==> yarrow <==
==> flow/design.v (excerpt) <==
module axi_to_apb_bridge (
    input  logic        clk,
    input  logic        rst_n,
    input  logic [31:0] awaddr,
    input  logic        awvalid,
    output logic        awready,
    input  logic [31:0] wdata,
    input  logic        wvalid,
    output logic        wready,
    output logic        bvalid,
    input  logic        bready,
    output logic        PSEL,
    output logic        PENABLE,
    output logic        PWRITE,
    output logic [31:0] PADDR,
    output logic [31:0] PWDATA
);
    typedef enum logic [2:0] {IDLE, SETUP, ACCESS, WAIT_DONE} state_t;
    state_t state;
    logic [31:0] addr_reg;
    int burst_cnt;
    localparam int burst_len = 4;
    always_ff @(posedge clk or negedge rst_n) begin
        if (!rst_n) begin
            state     <= IDLE;
            awready   <= 0;
            wready    <= 0;
            bvalid    <= 0;
            PSEL      <= 0;
            PENABLE   <= 0;
            PWRITE    <= 0;
            PADDR     <= 0;
            PWDATA    <= 0;
            addr_reg  <= 0;
            burst_cnt <= 0;
        end else begin
            case (state)
                IDLE: begin
                    if (awvalid) begin
                        awready <= 1;
                    end
                    if (awvalid && awready) begin
                        addr_reg  <= awaddr;
                        burst_cnt <= 0;
  ...
Settings: LEC_CHECK=0, ABC_AREA=0, CAP_MARGIN=0, CELL_PAD_IN_SITES_DETAIL_PLACEMENT=1, CELL_PAD_IN_SITES_GLOBAL_PLACEMENT=3, CORE_MARGIN=2, CORE_UTILIZATION=61, CTS_CLUSTER_SIZE=68, GPL_ROUTABILITY_DRIVEN=1, GPL_TIMING_DRIVEN=1, HOLD_SLACK_MARGIN=0.28, MAX_ROUTING_LAYER=met5, MIN_ROUTING_LAYER=met2, SLEW_MARGIN=5; clock period 4.02 ns.
run.sh (not shown) runs the stock make flow with config.mk's settings and CLKGATE_MAP_FILE=.
==> cedar (differences from yarrow) <==
- ABC_AREA: 0 -> not set
- CAP_MARGIN: 0 -> 20
- CELL_PAD_IN_SITES_DETAIL_PLACEMENT: 1 -> not set
- CELL_PAD_IN_SITES_GLOBAL_PLACEMENT: 3 -> not set
- CORE_UTILIZATION: 61 -> 65
- CTS_CLUSTER_SIZE: 68 -> 37
- GPL_ROUTABILITY_DRIVEN: 1 -> not set
- GPL_TIMING_DRIVEN: 1 -> not set
- HOLD_SLACK_MARGIN: 0.28 -> not set
- MAX_ROUTING_LAYER: met5 -> not set
- MIN_ROUTING_LAYER: met2 -> not set
- SLEW_MARGIN: 5 -> 20
==> flow/constraint.sdc (replaced) <==
create_clock -name core_clock -period 1.98 [get_ports {clk}]
set_input_delay 0.3960 -clock core_clock [delete_from_list [all_inputs] [get_ports {clk}]]
set_output_delay 0.3960 -clock core_clock [all_outputs]
set_load 0.01 [all_outputs]
==> flow_summary.toml <==
# implementation run metrics
[floorplanning]
core_um2 = 10900
fp_util_pct = 62.7
dieArea_um2 = 12100
die_h_um = 110
row_count = 38
die_w_um = 110

[status]
lastStage = "global placement without I/O"
status = "did not finish"
error = "[ERROR GPL-0301] Utilization 119.848 % exceeds 100%."

[synth]
syn_nets = 714
synth_warnings = 1
yosysTopAreaCellShare_pct = 49.8
ys_seq_share_pct = 50.2
That was yarrow.
==> flow_summary.toml <==
# flow metrics
[timing]
finalSetupViolCount = 15
worst_slack_ps = -193

[synth]
syn_nets = 714
ys_seq_share_pct = 50.2

[floorplanning]
die_h_um = 107
dieArea_um2 = 11300
row_count = 37
core_um2 = 10300
die_w_um = 107
fp_util_pct = 66.5

[status]
status = "complete, but fails checks"
failed_checks = "negative setup slack"
That was cedar.

---

==> build 79 <==
==> flow/design.v <==
`timescale 1ns / 1ps
module axi_to_apb_bridge (
    input  logic        clk,
    input  logic        rst_n,
    input  logic [31:0] awaddr,
    input  logic        awvalid,
    output logic        awready,
    input  logic [31:0] wdata,
    input  logic        wvalid,
    output logic        wready,
    output logic        bvalid,
    input  logic        bready,
    output logic        PSEL,
    output logic        PENABLE,
    output logic        PWRITE,
    output logic [31:0] PADDR,
    output logic [31:0] PWDATA
);
    typedef enum logic [2:0] {IDLE, SETUP, ACCESS, WAIT_DONE} state_t;
    state_t state;
    logic [31:0] addr_reg;
    int burst_cnt;
    localparam int burst_len = 4;
    always_ff @(posedge clk or negedge rst_n) begin
        if (!rst_n) begin
            state     <= IDLE;
            awready   <= 0;
            wready    <= 0;
            bvalid    <= 0;
            PSEL      <= 0;
            PENABLE   <= 0;
            PWRITE    <= 0;
            PADDR     <= 0;
            PWDATA    <= 0;
            addr_reg  <= 0;
            burst_cnt <= 0;
        end else begin
            case (state)
                IDLE: begin
                    if (awvalid) begin
                        awready <= 1;
                    end
                    if (awvalid && awready) begin
                        addr_reg  <= awaddr;
                        burst_cnt <= 0;
                        awready   <= 0;
                        state     <= SETUP;
                    end
                end
                SETUP: begin
                    if (wvalid) begin
                        wready  <= 1;
                        PADDR   <= addr_reg;
                        PWDATA  <= wdata;
                        PWRITE  <= 1;
                        PSEL    <= 1;
                        state   <= ACCESS;
                    end
                end
                ACCESS: begin
                    wready  <= 0;
                    PENABLE <= 1;
                    state   <= WAIT_DONE;
                end
                WAIT_DONE: begin
                    PENABLE <= 0;
                    PSEL    <= 0;
                    PWRITE  <= 0;
                    burst_cnt <= burst_cnt + 1;
                    addr_reg  <= addr_reg + 4;
                    if (burst_cnt == burst_len - 1) begin
                        bvalid <= 1;
                        state  <= IDLE;
                    end else begin
                        state <= SETUP;
                    end
                end
            endcase
            if (bvalid && bready) begin
                bvalid <= 0;
                awready <= 1;
                burst_cnt  <= 0;
            end
        end
    end
endmodule
==> flow/run.sh <==
#!/bin/bash
# the make line also repeats each setting of config.mk as NAME=value (left out here)
make -C /OpenROAD-flow-scripts/flow DESIGN_CONFIG=/design/flow/config.mk WORK_HOME=/design/flow/orfs CLKGATE_MAP_FILE= finish
==> flow/config.mk <==
export PLATFORM = sky130hd
export DESIGN_NAME = axi_to_apb_bridge
export DESIGN_NICKNAME = axi_to_apb_bridge
export VERILOG_FILES = /design/flow/design.v
export SDC_FILE = /design/flow/constraint.sdc
export NUM_CORES = 4
export LEC_CHECK = 0
export ABC_AREA = 1
export CAP_MARGIN = 5
export CORE_MARGIN = 2
export CORE_UTILIZATION = 69
export CTS_CLUSTER_SIZE = 49
export GPL_ROUTABILITY_DRIVEN = 0
export MAX_ROUTING_LAYER = met5
export MIN_ROUTING_LAYER = met1
export PLACE_DENSITY_LB_ADDON = 0.28
export SLEW_MARGIN = 10
==> flow/constraint.sdc <==
create_clock -name core_clock -period 2.4 [get_ports {clk}]
set_input_delay 0.4800 -clock core_clock [delete_from_list [all_inputs] [get_ports {clk}]]
set_output_delay 0.4800 -clock core_clock [all_outputs]
set_load 0.01 [all_outputs]
==> build 26: changes against build 79 <==
==> flow/config.mk (replaced) <==
export PLATFORM = sky130hd
export DESIGN_NAME = axi_to_apb_bridge
export DESIGN_NICKNAME = axi_to_apb_bridge
export VERILOG_FILES = /design/flow/design.v
export SDC_FILE = /design/flow/constraint.sdc
export NUM_CORES = 4
export LEC_CHECK = 0
export CAP_MARGIN = 20
export CORE_MARGIN = 2
export CORE_UTILIZATION = 60
export SLEW_MARGIN = 20
==> flow/constraint.sdc (replaced) <==
create_clock -name core_clock -period 2.18 [get_ports {clk}]
set_input_delay 0.4360 -clock core_clock [delete_from_list [all_inputs] [get_ports {clk}]]
set_output_delay 0.4360 -clock core_clock [all_outputs]
set_load 0.01 [all_outputs]
==> job_summary.md <==
## Synthesis and layout report

| Metric | Value |
|---|---|
| Dpl hpwl | 14.1 mm |
| Wire length on met1 | 8.49 mm |
| Fmax | 489 MHz |
| Dpl cells | 1271 |
| MI comb cells | 758 |
| Comb area share | 35.3% |
| Buf+Inv Stages, Crit Path | 1 |
| Final net count | 1226 |
| Logic area | 0.00332 mm² |
| Outcome | no timing/DRC/antenna violations |
| Post-synth net total | 1089 |
[end of results for build 79]
==> job_summary.md <==
## Synthesis and layout report

| Metric | Value |
|---|---|
| Logic area | 0.00319 mm² |
| Dpl hpwl | 12.8 mm |
| Outcome | no timing/DRC/antenna violations |
| Final net count | 868 |
| Fmax | 479 MHz |
| Dpl cells | 917 |
| MI comb cells | 457 |
| Buf+Inv Stages, Crit Path | 0 |
| Post-synth net total | 714 |
| Wire length on met1 | 7.87 mm |
| # rows | 38 |
[end of results for build 26]

---

==> inputs of run a <==
// axi_to_apb_bridge: RTL as listed in full above, without the edits since
Settings: LEC_CHECK=0, CAP_MARGIN=20, CORE_MARGIN=2, CORE_UTILIZATION=68, SLEW_MARGIN=20; clock period 3.26 ns.
==> run b (differences from run a) <==
--- a/flow/config.mk
+++ b/flow/config.mk
@@ -7,5 +7,9 @@
 export LEC_CHECK = 0
+export ABC_AREA = 1
 export CAP_MARGIN = 20
 export CORE_MARGIN = 2
-export CORE_UTILIZATION = 68
+export CORE_UTILIZATION = 72
+export CTS_CLUSTER_DIAMETER = 370
+export CTS_CLUSTER_SIZE = 95
+export PLACE_DENSITY = 0.38
 export SLEW_MARGIN = 20
==> flow/constraint.sdc (replaced) <==
create_clock -name core_clock -period 1.82 [get_ports {clk}]
set_input_delay 0.3640 -clock core_clock [delete_from_list [all_inputs] [get_ports {clk}]]
set_output_delay 0.3640 -clock core_clock [all_outputs]
set_load 0.01 [all_outputs]
==> run c (differences from run a) <==
--- a/flow/config.mk
+++ b/flow/config.mk
@@ -7,5 +7,8 @@
 export LEC_CHECK = 0
-export CAP_MARGIN = 20
+export CAP_MARGIN = 30
 export CORE_MARGIN = 2
-export CORE_UTILIZATION = 68
-export SLEW_MARGIN = 20
+export CORE_UTILIZATION = 61
+export GPL_ROUTABILITY_DRIVEN = 0
+export MAX_ROUTING_LAYER = met5
+export MIN_ROUTING_LAYER = met1
+export SLEW_MARGIN = 10
==> flow/constraint.sdc (replaced) <==
create_clock -name core_clock -period 4.02 [get_ports {clk}]
set_input_delay 0.8040 -clock core_clock [delete_from_list [all_inputs] [get_ports {clk}]]
set_output_delay 0.8040 -clock core_clock [all_outputs]
set_load 0.01 [all_outputs]
==> out/results.txt <==
Residual DRC -> 0
internal power -> 5501 uW
VDD IR max -> 0.0006700 V
core area -> 9774 um^2
Logic Gate Count -> 457
NonClk Buf Share -> 16.22%
outcome -> finished clean
Slew @ Worst Pin -> 0.9847 ns
switching power total -> 3251 uW
Nets at Floorplan -> 714
# placed instances -> 884
design area -> 8971 um^2
# the run above: run a

==> out/results.txt <==
outcome -> finished clean
design area -> 8912 um^2
switching power total -> 2187 uW
# placed instances -> 888
VDD IR max -> 0.0005618 V
clk buf depth -> 2
# Cells Yosys -> 643
Top Ports -> 139
Logic Gate Count -> 457
Slew @ Worst Pin -> 0.8513 ns
Residual DRC -> 0
clock buf count -> 20
vias per cell -> 6.198
core area -> 10890 um^2
Nets at Floorplan -> 714
NonClk Buf Share -> 16.24%
first-pass GRT wire length -> 27770 um
# the run above: run c

==> out/results.txt <==
Nets at Floorplan -> 1089
mapped cell area -> 7246 um^2
fa+ha+maj area frac -> 0.3454%
Yosys cell types -> 35
DP Area -> 8890 um^2
core area -> 9774 um^2
ao+oa area frac -> 8.323%
Syn Inst Count -> 1018
ys flop type -> dfrtp_1
Setup WS pre-CTS -> -0.04751 ns
failing step -> clock tree synthesis
largest area contributor in the netlist -> dfrtp_1
Top Ports -> 139
# placed instances -> 1277
Synth Area per Inst -> 7.118 um^2
most numerous cell in the Yosys netlist -> nand2_1
outcome -> aborted with a tool error
Log Error -> [ERROR DPL-0033] detailed placement checks failed during check placement.
detailed placement HPWL -> 16400 um
# the run above: run b


---

==> inputs of 10-07 <==
RTL: the design.v shown in full above, as it stands there.
==> flow/config.mk <==
export PLATFORM = sky130hd
export DESIGN_NAME = axi_to_apb_bridge
export DESIGN_NICKNAME = axi_to_apb_bridge
export VERILOG_FILES = /design/flow/design.v
export SDC_FILE = /design/flow/constraint.sdc
export NUM_CORES = 4
export LEC_CHECK = 0
export ABC_AREA = 1
export CAP_MARGIN = 30
export CORE_MARGIN = 2
export CORE_UTILIZATION = 69
export CTS_CLUSTER_SIZE = 49
export GPL_ROUTABILITY_DRIVEN = 1
export MAX_ROUTING_LAYER = met5
export MIN_ROUTING_LAYER = met1
export PLACE_DENSITY_LB_ADDON = 0.3
export SLEW_MARGIN = 10
==> flow/constraint.sdc <==
create_clock -name core_clock -period 2.34 [get_ports {clk}]
set_input_delay 0.4680 -clock core_clock [delete_from_list [all_inputs] [get_ports {clk}]]
set_output_delay 0.4680 -clock core_clock [all_outputs]
set_load 0.01 [all_outputs]
==> 12-20: changes against 10-07 <==
- ABC_AREA: 1 -> unset
- CAP_MARGIN: 30 -> 20
- CORE_UTILIZATION: 69 -> 40
- CTS_CLUSTER_SIZE: 49 -> unset
- GPL_ROUTABILITY_DRIVEN: 1 -> unset
- MAX_ROUTING_LAYER: met5 -> unset
- MIN_ROUTING_LAYER: met1 -> unset
- PLACE_DENSITY_LB_ADDON: 0.3 -> unset
- SLEW_MARGIN: 10 -> 20
==> flow/constraint.sdc (replaced) <==
create_clock -name core_clock -period 5.0 [get_ports {clk}]
set_input_delay 1.0000 -clock core_clock [delete_from_list [all_inputs] [get_ports {clk}]]
set_output_delay 1.0000 -clock core_clock [all_outputs]
set_load 0.01 [all_outputs]
==> summary of the runs <==
- Synthesized cell count: 12-20 is smaller than 10-07 (37%).
- In 10-07 the via count is larger than in 12-20, by 42%.
- Critical path depth: 10-07 is lower than 12-20 (5).
- In 10-07 the sequential share of layout area is lower than in 12-20, by 1.6 points.
- Clock skew is about the same in 12-20 and 10-07.
- Sequential cell count is the same in 10-07 and 12-20.
- In 10-07 the worst hold slack is higher than in 12-20, by 0.017 ns.
- Of 12-20 and 10-07, 10-07 has the higher cell count (gap 23%, measured against 10-07).
- In 12-20 the area after synthesis is lower than in 10-07, by about 6%.

---

==> 09-20: inputs <==
RTL: the design.v shown in full above, as it stands there.
clock: 5.0 ns
lec_check: 0
cap_margin: 20
core_margin: 2
core_utilization: 40
cts_cluster_diameter: 288
cts_cluster_size: 63
hold_slack_margin: -0.1
setup_slack_margin: -0.5
slew_margin: 20
==> 02-22: changes against 09-20 <==
Settings changed: CORE_UTILIZATION 40 to 66, CTS_CLUSTER_DIAMETER 288 to unset, CTS_CLUSTER_SIZE 63 to 37, HOLD_SLACK_MARGIN -0.1 to unset, SETUP_SLACK_MARGIN -0.5 to -0.16.
==> flow/constraint.sdc (replaced) <==
create_clock -name core_clock -period 1.81 [get_ports {clk}]
set_input_delay 0.3620 -clock core_clock [delete_from_list [all_inputs] [get_ports {clk}]]
set_output_delay 0.3620 -clock core_clock [all_outputs]
set_load 0.01 [all_outputs]
==> comparison <==
Synthesized cell count is the same in 09-20 and 02-22.
09-20 produced a clean layout. 02-22 ended with an error in global routing (5_1_grt).
In synthesized area, 09-20 and 02-22 do not differ.
In 09-20 the die area is larger than in 02-22, by about 60%.

---

==> inputs of job 8478 <==
// axi_to_apb_bridge: RTL as listed in full above, without the edits since
export LEC_CHECK = 0
export CAP_MARGIN = 0
export CELL_PAD_IN_SITES_GLOBAL_PLACEMENT = 2
export CORE_ASPECT_RATIO = 0.5
export CORE_MARGIN = 2
export CORE_UTILIZATION = 40
export CTS_CLUSTER_DIAMETER = 288
export CTS_CLUSTER_SIZE = 99
export HOLD_SLACK_MARGIN = -0.1
export PLACE_DENSITY = 0.87
export SETUP_SLACK_MARGIN = -0.25
export SLEW_MARGIN = 20
export TNS_END_PERCENT = 15
create_clock -name core_clock -period 5.0 [get_ports {clk}]
==> job 8442 (differences from job 8478) <==
- CAP_MARGIN: 0 -> 20
- CELL_PAD_IN_SITES_GLOBAL_PLACEMENT: 2 -> unset
- CORE_ASPECT_RATIO: 0.5 -> unset
- CORE_UTILIZATION: 40 -> 67
- CTS_CLUSTER_DIAMETER: 288 -> unset
- CTS_CLUSTER_SIZE: 99 -> 37
- HOLD_SLACK_MARGIN: -0.1 -> unset
- PLACE_DENSITY: 0.87 -> unset
- SETUP_SLACK_MARGIN: -0.25 -> unset
- TNS_END_PERCENT: 15 -> unset
==> flow/constraint.sdc (replaced) <==
create_clock -name core_clock -period 1.81 [get_ports {clk}]
set_input_delay 0.3620 -clock core_clock [delete_from_list [all_inputs] [get_ports {clk}]]
set_output_delay 0.3620 -clock core_clock [all_outputs]
set_load 0.01 [all_outputs]
==> summary.txt <==
Physical implementation.

- The worst setup timing slack at the placement stage is -0.310 ns.
- The overall die width is 105 um.
- The total core area is 0.00982 mm2.
- The instance count of the mapped netlist is 643.
- The placed instance count is 962.
- After detailed placement, the total cell area comes to 0.00893 mm2.
- The core utilization before placement is 69.6%.
- According to the dpl log, the detail-placed design has an HPWL of 16400 um.
- The stage at which the run stopped is clock tree synthesis.
- The first error in the log reads "[ERROR DPL-0038] Utilization greater than 100%, impossible to legalize".
- The overall die size recorded for this design is 0.0110 mm2.
- The count of distinct cell types in the synthesized netlist is 59.
- The synthesized netlist devotes 0.366% of its cell area to adder and majority cells.
- The flow did not finish.
- For reference, the placement row count at floorplan is 36.
- After synthesis the netlist holds a flip-flop and latch count of 137.
- The die outline height is 105 um.
- The proportion of synthesized chip area in sequential cells is 50.2%.
[end of results for job 8442]
==> summary.txt <==
Implementation status.

- Synthesis produced 643 cells.
- In this run the full chip footprint comes out at 0.0182 mm2.
- The run finished with no timing, DRC or antenna violations.
- For reference, full adder, half adder and majority cells occupy 0.366% of the area reported after synthesis.
- In this run the vertical extent of the chip is 96.4 um.
- The netlist uses 59 different library cells.
- Before placement the cells fill 41.3% of the core.
- The detailed-placement wirelength estimate is 11600 um.
- The proportion of synthesized chip area in sequential cells is 50.2%.
- The floorplan has 33 rows.
- Including well taps, the total number of placed cells is 975.
- The flip-flop and latch count after synthesis is 137.
- The overall die width is 189 um.
[end of results for job 8478]
Power figures rest on the tool's default switching activity, not on a simulated workload.
